## ntt_bfu
module ntt_bfu
(
    input                   clk,
    input                   rstn,
    input  [14-1:0] in1,
    input  [14-1:0] in2,
    input  [14-1:0] gamma,
    input                   op,
    output [14-1:0] out1,
    output [14-1:0] out2
);
clock: 5.93 ns
lec_check: 0
abc_area: 1
cap_margin: 10
cell_pad_in_sites_detail_placement: 1
cell_pad_in_sites_global_placement: 0
core_margin: 2
core_utilization: 68
cts_cluster_diameter: 195
cts_cluster_size: 90
gpl_routability_driven: 0
gpl_timing_driven: 0
hold_slack_margin: 0.3
max_routing_layer: met4
min_routing_layer: met1
place_density_lb_addon: 0.1
slew_margin: 0
tns_end_percent: 60
run.sh (not shown) runs the stock make flow with config.mk's settings and CLKGATE_MAP_FILE=.
The first run failed in detailed placement (3_5_place_dp) with DPL-0033.
Next try:
ABC_AREA = default   (was 1)
CAP_MARGIN = 20   (was 10)
CELL_PAD_IN_SITES_DETAIL_PLACEMENT = default   (was 1)
CELL_PAD_IN_SITES_GLOBAL_PLACEMENT = default   (was 0)
CORE_UTILIZATION = 72   (was 68)
CTS_CLUSTER_DIAMETER = default   (was 195)
CTS_CLUSTER_SIZE = default   (was 90)
GPL_ROUTABILITY_DRIVEN = default   (was 0)
GPL_TIMING_DRIVEN = default   (was 0)
HOLD_SLACK_MARGIN = default   (was 0.3)
MAX_ROUTING_LAYER = default   (was met4)
MIN_ROUTING_LAYER = default   (was met1)
PLACE_DENSITY_LB_ADDON = 0.05   (was 0.1)
SETUP_SLACK_MARGIN = 1.66   (was default)
SLEW_MARGIN = 20   (was 0)
TNS_END_PERCENT = default   (was 60)
clock period = 5.59 ns   (was 5.93 ns; I/O delays follow)
Now the flow aborted during global routing (5_1_grt) (GRT-0232).
Area after synthesis fell by a few percent.
Die area shrinks by a little under a tenth.
Synthesized cell count decreases by about a fifth.
Next try:
CTS_CLUSTER_DIAMETER = 125   (was default)
HOLD_SLACK_MARGIN = -0.09   (was default)
PLACE_DENSITY = 0.6   (was default)
PLACE_DENSITY_LB_ADDON = default   (was 0.05)
SETUP_SLACK_MARGIN = default   (was 1.66)
=>
- The new run finished with negative setup slack left
- synthesized area stays the same
- synthesized cell count does not change
- die size does not change
Next try:
CORE_UTILIZATION = 40   (was 72)
CTS_CLUSTER_DIAMETER = default   (was 125)
HOLD_SLACK_MARGIN = default   (was -0.09)
clock period = 6.4 ns   (was 5.59 ns; I/O delays follow)
The new run finished clean.
Worst setup slack is better by 0.90 ns.
Critical path depth goes down by 4.
Final area goes down by about 4%.
Global-route usage goes down by 18 points.
Non-clock buffer count goes down by 158.
Synthesized cell count does not change.
Die area goes up by about 80%.
Final cell count goes up by about 8%.

---

Starting RTL as in the previous note.
clock: 2.38 ns
lec_check: 0
cap_margin: 40
cell_pad_in_sites_detail_placement: 0
core_margin: 2
core_utilization: 61
cts_cluster_diameter: 48
cts_cluster_size: 56
gpl_timing_driven: 1
hold_slack_margin: -0.05
max_routing_layer: met4
place_density_lb_addon: 0.1
setup_slack_margin: -0.21
slew_margin: 20
tns_end_percent: 40
The first run produced a layout that fails on negative setup slack.
==> next run, changes <==
--- a/flow/config.mk
+++ b/flow/config.mk
@@ -7,8 +7,7 @@
 export LEC_CHECK = 0
-export CAP_MARGIN = 40
+export CAP_MARGIN = 0
 export CELL_PAD_IN_SITES_DETAIL_PLACEMENT = 0
 export CORE_MARGIN = 2
-export CORE_UTILIZATION = 61
+export CORE_UTILIZATION = 72
 export CTS_CLUSTER_DIAMETER = 48
-export CTS_CLUSTER_SIZE = 56
 export GPL_TIMING_DRIVEN = 1
@@ -16,4 +15,4 @@
 export MAX_ROUTING_LAYER = met4
-export PLACE_DENSITY_LB_ADDON = 0.1
-export SETUP_SLACK_MARGIN = -0.21
+export PLACE_DENSITY = 0.65
+export SETUP_SLACK_MARGIN = 0.62
 export SLEW_MARGIN = 20
==> flow/constraint.sdc (replaced) <==
create_clock -name core_clock -period 5.82 [get_ports {clk}]
set_input_delay 1.1640 -clock core_clock [delete_from_list [all_inputs] [get_ports {clk}]]
set_output_delay 1.1640 -clock core_clock [all_outputs]
set_load 0.01 [all_outputs]
After rerunning:
- The changed run ran to the end with violations: negative setup slack
- die area came out lower by 15%
- clock skew shrinks by 0.037 ns
- first-iteration DRC count shrinks by 20%
- flip-flop count does not change
- area after synthesis stays the same
- final area decreases by about 13%
- hold slack improves by 0.034 ns
- global-route usage climbs by 1.2 points
- core utilization goes up by 1.5 points
==> next run, changes <==
--- a/flow/config.mk
+++ b/flow/config.mk
@@ -7,7 +7,8 @@
 export LEC_CHECK = 0
-export CAP_MARGIN = 0
+export CAP_MARGIN = 40
 export CELL_PAD_IN_SITES_DETAIL_PLACEMENT = 0
 export CORE_MARGIN = 2
-export CORE_UTILIZATION = 72
+export CORE_UTILIZATION = 57
 export CTS_CLUSTER_DIAMETER = 48
+export CTS_CLUSTER_SIZE = 56
 export GPL_TIMING_DRIVEN = 1
@@ -15,4 +16,4 @@
 export MAX_ROUTING_LAYER = met4
-export PLACE_DENSITY = 0.65
-export SETUP_SLACK_MARGIN = 0.62
+export PLACE_DENSITY_LB_ADDON = 0.1
+export SETUP_SLACK_MARGIN = 0.78
 export SLEW_MARGIN = 20
==> flow/constraint.sdc (replaced) <==
create_clock -name core_clock -period 3.5 [get_ports {clk}]
set_input_delay 0.7000 -clock core_clock [delete_from_list [all_inputs] [get_ports {clk}]]
set_output_delay 0.7000 -clock core_clock [all_outputs]
set_load 0.01 [all_outputs]
Effect: The changed run completed, yet does not pass: negative setup slack; core utilization fell by 8.4 points; worst setup slack is worse by 2.0 ns; global-route usage fell by 7.2 points; worst hold slack is worse by 0.26 ns; cell count rose by about a fifth; synthesized area stays the same; first-iteration DRC count fell by well over a third; routed wire length fell by a few percent; flip-flop count does not change.
==> next run, changes <==
==> flow/config.mk (replaced) <==
export PLATFORM = sky130hd
export DESIGN_NAME = ntt_bfu
export DESIGN_NICKNAME = ntt_bfu
export VERILOG_FILES = /design/flow/design.v
export SDC_FILE = /design/flow/constraint.sdc
export NUM_CORES = 4
export LEC_CHECK = 0
export ABC_AREA = 0
export CAP_MARGIN = 5
export CELL_PAD_IN_SITES_DETAIL_PLACEMENT = 0
export CORE_MARGIN = 2
export CORE_UTILIZATION = 72
export CTS_CLUSTER_DIAMETER = 167
export GPL_TIMING_DRIVEN = 1
export HOLD_SLACK_MARGIN = -0.05
export MAX_ROUTING_LAYER = met4
export PLACE_DENSITY = 0.67
export SETUP_SLACK_MARGIN = 1.42
export SLEW_MARGIN = 20
export TNS_END_PERCENT = 75
==> flow/constraint.sdc (replaced) <==
create_clock -name core_clock -period 4.99 [get_ports {clk}]
set_input_delay 0.9980 -clock core_clock [delete_from_list [all_inputs] [get_ports {clk}]]
set_output_delay 0.9980 -clock core_clock [all_outputs]
set_load 0.01 [all_outputs]
The changed run stopped in global routing with GRT-0232.
Synthesized area does not change.
Die size is lower by about a fifth.
Synthesized cell count is unchanged.

---

ntt_bfu again, from the RTL that the note above started with.
Settings: LEC_CHECK=0, ABC_AREA=1, CAP_MARGIN=20, CORE_MARGIN=2, CORE_UTILIZATION=72, CTS_CLUSTER_DIAMETER=400, CTS_CLUSTER_SIZE=98, PLACE_DENSITY=0.6, SLEW_MARGIN=20; clock period 3.56 ns.
The first run aborted during 5_1_grt (GRT-0116).
==> next run, changes <==
Settings changed: ABC_AREA 1 to default, CAP_MARGIN 20 to 0, CTS_CLUSTER_DIAMETER 400 to 90, CTS_CLUSTER_SIZE 98 to default.
Clock period 3.56 ns to 5.59 ns, I/O delays scaled along.
After rerunning: This time the run finished but failed the layout checks on negative setup slack. Die area goes down by 3.3%. Synthesized cell count went down by 18%. Area after synthesis went down by 3.3%.
==> next run, changes <==
Settings changed: CAP_MARGIN 0 to 20, CORE_UTILIZATION 72 to 26, CTS_CLUSTER_DIAMETER 90 to default.
Clock period 5.59 ns to 9.51 ns, I/O delays scaled along.
=>
- With this change the flow completed without violations
- synthesized area stays the same
- setup slack improved by 1.8 ns
- synthesized cell count stays the same
- cell area decreases by 5.1%
- register-to-register slack improved by 2.9 ns
- via count decreases by 14%
- routed wire length decreases by 25%
- die size increases to 2.7 times its value
- cell count increases by 20%
- count of clock-buffer cells in the layout increases by 2

---

## run 1
Starting RTL as in the previous note.
==> flow/design.v (excerpt) <==
module ntt_bfu
(
    input                   clk,
    input                   rstn,
    input  [14-1:0] in1,
    input  [14-1:0] in2,
    input  [14-1:0] gamma,
    input                   op,
    output [14-1:0] out1,
    output [14-1:0] out2
);
make LEC_CHECK=0 CAP_MARGIN=20 CORE_MARGIN=2 CORE_UTILIZATION=72 CTS_CLUSTER_DIAMETER=81 PLACE_DENSITY=0.4 SLEW_MARGIN=20 finish   # period 5.59 ns
To summarise run 1: no stage aborted, but the layout did not pass its checks, failing on setup timing.
diff inputs: run 1 => run 2
Settings: ABC_AREA newly set to 1; SETUP_SLACK_MARGIN newly set to 1.06; PLACE_DENSITY changed from 0.4 to 0.78; CTS_CLUSTER_SIZE newly set to 31; CTS_CLUSTER_DIAMETER removed (was 81); the clock period (ns, I/O delays scaled along) changed from 5.59 to 3.56.
--- outcome ---
- Looking at cell count after synthesis across run 2 and run 1, the one that comes out higher is run 2.
- What ended run 2 was a tool error in 4_1_cts; the run never finished.
- Run 1: complete, dirty (setup timing)
- [compare] base=run 1 new=run 2: area of the synthesized netlist per yosys stat rose 0.0010 mm²; yosys cell count rose 22%.
Here is what was changed in the inputs of run 3 compared with run 2.
Settings: swapping 0.78 for 0.6 in PLACE_DENSITY; swapping 20 for 5 in CAP_MARGIN; clearing ABC_AREA, which used to be 1; clearing SETUP_SLACK_MARGIN, which used to be 1.06; clearing CTS_CLUSTER_SIZE, which used to be 31; putting CTS_CLUSTER_DIAMETER at 94 where nothing was set; swapping 3.56 for 5.59 in the clock period (ns, I/O delays scaled along).
Notes after the runs:
- Against run 2, number of standard cells reported by yosys in run 3 fell by more than 10%.
- Diff run 2 -> run 3: horizontal die size decreased by 3.5 µm relative to the old numbers, net count entering floorplan decreased by about 15% relative to the old numbers.
- What the final checks of run 3 revealed, after a flow that finished every stage, was a layout that fails on setup timing.
Setup changes, run 3 to run 4
Settings: CTS_CLUSTER_DIAMETER no longer set, was 94; CAP_MARGIN now 20, was 5; CORE_UTILIZATION now 40, was 72; the clock period (ns, I/O delays scaled along) now 6.5, was 5.59.
--- outcome ---
Run 3 vs run 4, startpoint of the worst setup timing path: op vs in2[2]
Final hold slack ends up lower on run 4.
Changes observed in run 4 relative to run 3: met3 routing resource usage after global routing went down by 2.8 points; area fraction in xor and xnor cells was more or less identical; worst setup slack after layout moved up.
Where setup slack of the most critical reg-to-reg path is concerned, run 3 is outperformed by run 4.
Run 4 ran to completion and came out clean on the timing, DRC and antenna checks.

---

ntt_bfu again, from the RTL that the note above started with.
Settings: LEC_CHECK=0, CAP_MARGIN=20, CORE_ASPECT_RATIO=0.56, CORE_MARGIN=2, CORE_UTILIZATION=40, CTS_CLUSTER_SIZE=38, SLEW_MARGIN=20, TNS_END_PERCENT=15; clock period 6.5 ns.
The first run finished but fails on negative setup slack.
==> next run, changes <==
--- a/flow/config.mk
+++ b/flow/config.mk
@@ -6,9 +6,11 @@
 export NUM_CORES = 4
 export LEC_CHECK = 0
-export CAP_MARGIN = 20
+export CAP_MARGIN = 10
 export CORE_ASPECT_RATIO = 0.56
 export CORE_MARGIN = 2
 export CORE_UTILIZATION = 40
 export CTS_CLUSTER_SIZE = 38
+export GPL_ROUTABILITY_DRIVEN = 0
+export GPL_TIMING_DRIVEN = 0
 export SLEW_MARGIN = 20
 export TNS_END_PERCENT = 15
The new run completed and failed the layout checks on negative setup slack. Register-to-register slack got worse by 0.07 ns. Global-route usage drops by 0.79 points. Wire length decreases by 3.7%.
==> next run, changes <==
==> flow/config.mk (replaced) <==
export PLATFORM = sky130hd
export DESIGN_NAME = ntt_bfu
export DESIGN_NICKNAME = ntt_bfu
export VERILOG_FILES = /design/flow/design.v
export SDC_FILE = /design/flow/constraint.sdc
export NUM_CORES = 4
export LEC_CHECK = 0
export CAP_MARGIN = 20
export CORE_MARGIN = 2
export CORE_UTILIZATION = 66
export PLACE_DENSITY = 0.6
export SLEW_MARGIN = 20
==> flow/constraint.sdc (replaced) <==
create_clock -name core_clock -period 5.59 [get_ports {clk}]
set_input_delay 1.1180 -clock core_clock [delete_from_list [all_inputs] [get_ports {clk}]]
set_output_delay 1.1180 -clock core_clock [all_outputs]
set_load 0.01 [all_outputs]
Effect:
- The new run finished but fails on negative setup slack
- global-route usage increases by 13 points
- core utilization increases by 34 points
- worst setup slack got worse by 0.19 ns
- synthesized area stays the same
- clock-buffer cell count increases by 12
- first-iteration DRC count increases by 0.45%

---

## before
ntt_bfu again, from the RTL that the note above started with.
Settings: LEC_CHECK=0, CAP_MARGIN=10, CELL_PAD_IN_SITES_DETAIL_PLACEMENT=1, CELL_PAD_IN_SITES_GLOBAL_PLACEMENT=3, CORE_MARGIN=2, CORE_UTILIZATION=27, CTS_CLUSTER_DIAMETER=48, CTS_CLUSTER_SIZE=90, GPL_TIMING_DRIVEN=0, HOLD_SLACK_MARGIN=-0.05, MAX_ROUTING_LAYER=met4, MIN_ROUTING_LAYER=met2, PLACE_DENSITY_LB_ADDON=0.1, SETUP_SLACK_MARGIN=0.1, SLEW_MARGIN=0, TNS_END_PERCENT=40; clock period 4.99 ns.
What the final checks of before revealed, after a flow that finished every stage, was a layout that fails on setup timing.
Modified inputs, after compared to before
- CELL_PAD_IN_SITES_GLOBAL_PLACEMENT removed (was 3)
- SLEW_MARGIN changed from 0 to 20
- GPL_TIMING_DRIVEN changed from 0 to 1
- CORE_UTILIZATION changed from 27 to 57
- CELL_PAD_IN_SITES_DETAIL_PLACEMENT changed from 1 to 0
- SETUP_SLACK_MARGIN changed from 0.1 to 0.68
- CTS_CLUSTER_SIZE changed from 90 to 56
- CAP_MARGIN changed from 10 to 40
- MIN_ROUTING_LAYER removed (was met2)
- the clock period (ns, I/O delays scaled along) changed from 4.99 to 2.38
## What came out
No crash in after: every stage finished, but the layout fails its final checks due to setup timing. The path category of the worst min-delay check comes out register to register in one run and primary input to register in the other, namely in before and after respectively. The higher setup slack came out of before. The arrival time reported for the critical path endpoint of after falls short of that of before by 350 ps. Routed wire length | after below before. Taking before as the reference, in after share of the core filled by cells before placement went up by 30 points; post-synth tally of flip-flops with integrated enable was more or less identical.

---

## job 9208
Starting RTL as in the previous note.
Settings: LEC_CHECK=0, CAP_MARGIN=5, CELL_PAD_IN_SITES_DETAIL_PLACEMENT=0, CORE_MARGIN=2, CORE_UTILIZATION=72, CTS_CLUSTER_DIAMETER=167, GPL_TIMING_DRIVEN=1, HOLD_SLACK_MARGIN=-0.05, MAX_ROUTING_LAYER=met4, PLACE_DENSITY=0.67, SLEW_MARGIN=20, TNS_END_PERCENT=40; clock period 4.99 ns.
Nothing crashed in job 9208 and all stages finished; the problem is that the final layout failed, the offending checks being setup timing.
Relative to job 9208, the following input files were edited for job 4627:
Settings: CAP_MARGIN changed from 5 to 20; CELL_PAD_IN_SITES_DETAIL_PLACEMENT removed (was 0); HOLD_SLACK_MARGIN removed (was -0.05); TNS_END_PERCENT removed (was 40); CTS_CLUSTER_DIAMETER removed (was 167); SETUP_SLACK_MARGIN newly set to -0.39; MAX_ROUTING_LAYER removed (was met4); PLACE_DENSITY removed (was 0.67); GPL_TIMING_DRIVEN removed (was 1); the clock period (ns, I/O delays scaled along) changed from 4.99 to 5.89.
Results
| job 4627 | all stages done | FAIL | setup timing |
Job 9208 → job 4627: worst-case reg-to-reg path depth has decreased; via count now smaller; biggest cell delay along the critical path ~0 delta; number of nets at the end of the flow went down.
Re count of plain and timing-repair buffers in the layout: job 9208 was higher than job 4627.
When the final numbers for job 4627 and job 9208 were put side by side, the number of failing setup endpoints in the final timing report turned out to be greater in job 9208.
Job 9208 → job 4627: worst endpoint data arrival time went up, flop share of the area +2.2 points, worst setup slack rose by 390 ps.
Sort job 4627 and job 9208 by number of setup buffers added after CTS, ascending, and job 4627 comes first.
Edits applied to the flow inputs when going from job 4627 to job 9242:
Settings: an added PLACE_DENSITY of 0.6; a deleted SETUP_SLACK_MARGIN that had been -0.39; an added ABC_AREA of 1; a change of the clock period (ns, I/O delays scaled along) from 5.89 to 4.26.
--- outcome ---
Job 9242 never completed, since it errored out during global routing (5_1_grt).
Placed instance area delta for job 9242 relative to job 4627: 9.2% higher
From job 4627 to job 9242, number of buffers inserted by port buffering did not move at all.
In the tables for job 9242 and job 4627, pre-CTS setup slack reads higher with job 4627.
STATUS total standard cell area after synthesis: job 9242 loses against job 4627
#### Input delta (job 1755 over job 9242)
Settings: removing ABC_AREA (formerly 1); changing CORE_UTILIZATION from 72 to 70; setting CTS_CLUSTER_SIZE to 35 for the first time; changing the clock period (ns, I/O delays scaled along) from 4.26 to 5.89.
--- outcome ---
What ended job 9242 was a tool error in global routing (5_1_grt); the run never finished. STATUS run=job 1755 STAGES=ALL_DONE FINAL_CHECKS=FAILED CAUSE=setup timing. When the final numbers for job 9242 and job 1755 were put side by side, the effective utilization at floorplan turned out to be smaller in job 1755. Average instance area after synthesis is higher on job 1755. Chip area in the Yosys report in job 1755 is about 3.3% below job 9242. Fraction of the yosys area taken by sequential cells is lower on job 9242. The number of instances in the placed design of job 1755 is lower than that of job 9242. Die: job 1755 smaller than job 9242. Compared with job 9242, job 1755 shows a instance area after placement that is 2900 um2 lower. Of job 9242 and job 1755, job 9242 shows the lower synthesized-area fraction occupied by adder cells, with job 1755 above it.
[inputs] job 5148 vs job 1755
Settings: CTS_CLUSTER_SIZE: 35 -> 100; CTS_CLUSTER_DIAMETER: unset -> 400; ABC_AREA: unset -> 1; CORE_UTILIZATION: 70 -> 72; the clock period (ns, I/O delays scaled along): 5.89 -> 3.56.
[summary]
- Job 5148 terminated abnormally: global routing (5_1_grt) reported GRT-0116.
- Looking only at synthesized area, and setting everything else aside, the lower value of job 5148 and job 1755 goes to job 1755.
- Job 5148: final weighted congestion in routability-driven placement is 1.8% lower than what job 1755 reported.
- From job 1755 to job 5148 the numbers moved as follows: post-CTS setup buffer count increased by 129 relative to the old numbers, maximum level of the CTS H-tree decreased by 1 relative to the old numbers, number of placed cells counting well taps increased by 28% relative to the old numbers, share of the yosys chip area belonging to registers decreased by 1.4 points relative to the old numbers, clock buffer count from CTS decreased by 44 relative to the old numbers.
Relative to job 5148, the following input files were edited for job 688:
Settings: an added TNS_END_PERCENT of 10; a change of CTS_CLUSTER_DIAMETER from 400 to 349; a change of PLACE_DENSITY from 0.6 to 0.38; a deleted ABC_AREA that had been 1; a change of the clock period (ns, I/O delays scaled along) from 3.56 to 2.25.
==> results <==
Flow for job 688 halted at global routing (5_1_grt), error code GRT-0232. Pre-CTS setup slack came out lower on job 688 than on job 5148. Die size: job 688 is under job 5148. From job 5148 to job 688 the numbers moved as follows: post-synth area from yosys stat shows a reduction of 3.3%, buffers inserted during post-CTS setup optimization now sits lower, post-placement cell area fell about 2.3%, number of distinct library cells after synthesis rose about 35%. Delta(vertical die dimension, job 688 - job 5148) < 0. Row summed instance area of the synthesized netlist: job 688 lower / job 5148 higher.
